east:
// median
module median
#(
    parameter MEM_DATA_WIDTH = 32,
    parameter LUT_ADDR_WIDTH = 10,  
    parameter MEM_ADDR_WIDTH = 10,  
    parameter PIXEL_DATA_WIDTH = 8,
    parameter IMG_WIDTH  = 320,
    parameter IMG_HEIGHT = 320
)(
    input clk,  
    input rst_n,  
    input [31:0] word0,
    input [31:0] word1,
    input [31:0] word2,
    output [PIXEL_DATA_WIDTH-1:0] pixel1,
    output [PIXEL_DATA_WIDTH-1:0] pixel2,
    output [PIXEL_DATA_WIDTH-1:0] pixel3,
    output [PIXEL_DATA_WIDTH-1:0] pixel4,
    output [LUT_ADDR_WIDTH-1:0] raddr_a,
    output [LUT_ADDR_WIDTH-1:0] raddr_b,
    output [LUT_ADDR_WIDTH-1:0] raddr_c,
    output [MEM_ADDR_WIDTH-1:0] waddr
);
Size in the first run: ~170 I/O pins.
make LEC_CHECK=0 ABC_AREA=1 CAP_MARGIN=40 CELL_PAD_IN_SITES_DETAIL_PLACEMENT=1 CELL_PAD_IN_SITES_GLOBAL_PLACEMENT=3 CORE_ASPECT_RATIO=1.07 CORE_MARGIN=2 CORE_UTILIZATION=40 CTS_CLUSTER_DIAMETER=176 GPL_ROUTABILITY_DRIVEN=1 GPL_TIMING_DRIVEN=0 HOLD_SLACK_MARGIN=0.23 SETUP_SLACK_MARGIN=5.0 SLEW_MARGIN=20 TNS_END_PERCENT=80 finish   # period 30.0 ns
run.sh (not shown) runs the stock make flow with config.mk's settings and CLKGATE_MAP_FILE=.
east did not make it past global placement, where a tool error ended it.
Input changes introduced in south (baseline for comparison: east):
==> flow/config.mk <==
export PLATFORM = sky130hd
export DESIGN_NAME = median
export DESIGN_NICKNAME = median
export VERILOG_FILES = /design/flow/design.v
export SDC_FILE = /design/flow/constraint.sdc
export NUM_CORES = 4
export LEC_CHECK = 0
export ABC_AREA = 1
export CAP_MARGIN = 35
export CELL_PAD_IN_SITES_DETAIL_PLACEMENT = 2
export CORE_MARGIN = 2
export CORE_UTILIZATION = 40
export CTS_CLUSTER_DIAMETER = 44
export GPL_ROUTABILITY_DRIVEN = 0
export HOLD_SLACK_MARGIN = 0.23
export SETUP_SLACK_MARGIN = 5.0
export SLEW_MARGIN = 20
export TNS_END_PERCENT = 80
[summary]
south: DPL-0033 in clock tree synthesis -> run aborted
[compare] base=east new=south: initial core utilization was more or less identical; row count now sits lower; area of the die has remained practically unchanged.
south and east ended up with nearly the same placeable core area.
As far as summed instance area of the synthesized netlist goes, east and south are indistinguishable; the numbers are identical.


== JK ==
median again, from the RTL that the note above started with.
Settings: LEC_CHECK=0, ABC_AREA=1, CAP_MARGIN=20, CORE_MARGIN=2, CORE_UTILIZATION=72, CTS_CLUSTER_DIAMETER=66, CTS_CLUSTER_SIZE=10, SLEW_MARGIN=35; clock period 12.4 ns.
Seen in the log of JK: DPL-0038 during 3_5_place_dp, after which the run never completed.
Here is what was changed in the inputs of MS compared with JK.
# JK
export LEC_CHECK = 0
export ABC_AREA = 1
export CAP_MARGIN = 20
export CORE_MARGIN = 2
export CORE_UTILIZATION = 72
export CTS_CLUSTER_DIAMETER = 66
export CTS_CLUSTER_SIZE = 10
export SLEW_MARGIN = 35
create_clock -name core_clock -period 12.4 [get_ports {clk}]
# MS
export LEC_CHECK = 0
export ABC_AREA = 1
export CAP_MARGIN = 20
export CORE_MARGIN = 2
export CORE_UTILIZATION = 52
export CTS_CLUSTER_SIZE = 95
export SLEW_MARGIN = 20
create_clock -name core_clock -period 27.1 [get_ports {clk}]
Results
Number of top-level pins essentially unchanged between MS and JK.
MS completed end to end with timing, DRC and antenna clean.
The lower total core area of MS and JK is in JK.
Relative to JK, count of standard-cell rows has gone up in MS.
### MS -> AL
# MS
export LEC_CHECK = 0
export ABC_AREA = 1
export CAP_MARGIN = 20
export CORE_MARGIN = 2
export CORE_UTILIZATION = 52
export CTS_CLUSTER_SIZE = 95
export SLEW_MARGIN = 20
create_clock -name core_clock -period 27.1 [get_ports {clk}]
# AL
export LEC_CHECK = 0
export ABC_AREA = 1
export CAP_MARGIN = 20
export CORE_MARGIN = 2
export CORE_UTILIZATION = 71
export MAX_ROUTING_LAYER = met4
export SLEW_MARGIN = 20
create_clock -name core_clock -period 21.6 [get_ports {clk}]
### Flow results
On register-to-register slack: AL sits below MS.
On routed wire length, MS and AL are basically level.
Going from MS to AL, number of search-and-repair iterations in the first detailed-routing pass shrinks by 2.
Going from MS to AL, the clock latency at the later pin of the worst-skew pair was found to have gone down by 20 ps.
Relative to AL, the following input files were edited for TR:
# AL
export LEC_CHECK = 0
export ABC_AREA = 1
export CAP_MARGIN = 20
export CORE_MARGIN = 2
export CORE_UTILIZATION = 71
export MAX_ROUTING_LAYER = met4
export SLEW_MARGIN = 20
create_clock -name core_clock -period 21.6 [get_ports {clk}]
# TR
export LEC_CHECK = 0
export ABC_AREA = 1
export CAP_MARGIN = 20
export CORE_MARGIN = 2
export CORE_UTILIZATION = 71
export CTS_CLUSTER_DIAMETER = 30
export CTS_CLUSTER_SIZE = 71
export MAX_ROUTING_LAYER = met4
export SLEW_MARGIN = 20
create_clock -name core_clock -period 17.6 [get_ports {clk}]
[summary]
- TR vs. AL: post-placement cell area up 6.5%, number of standard cells reported by yosys flat, post-synthesis instance area flat, die outline width level.
- The lower post-cts repair resize count came out of AL.
- TR: it failed with a tool error in 5_1_grt, so there are no final results.
- Relative to AL, post-CTS setup repair buffer count has increased by 68 in TR.
Modified inputs, PW compared to TR
# TR
export LEC_CHECK = 0
export ABC_AREA = 1
export CAP_MARGIN = 20
export CORE_MARGIN = 2
export CORE_UTILIZATION = 71
export CTS_CLUSTER_DIAMETER = 30
export CTS_CLUSTER_SIZE = 71
export MAX_ROUTING_LAYER = met4
export SLEW_MARGIN = 20
create_clock -name core_clock -period 17.6 [get_ports {clk}]
# PW
export LEC_CHECK = 0
export CAP_MARGIN = 20
export CORE_MARGIN = 2
export CORE_UTILIZATION = 41
export SLEW_MARGIN = 20
create_clock -name core_clock -period 29.3 [get_ports {clk}]
Results
- PW completed every stage of the flow, and the final layout passed the timing, DRC and antenna checks.
- Delta (PW minus TR): sequential fraction of the synthesis area went down 0.64 points, post-synthesis instance area picked up an extra about 5%, chip area from the yosys synthesis statistics moved up, number of placement rows increased by about 36% relative to the old numbers.
- Share of synthesized area spent on multiplexers: PW vs TR up 9.4 points
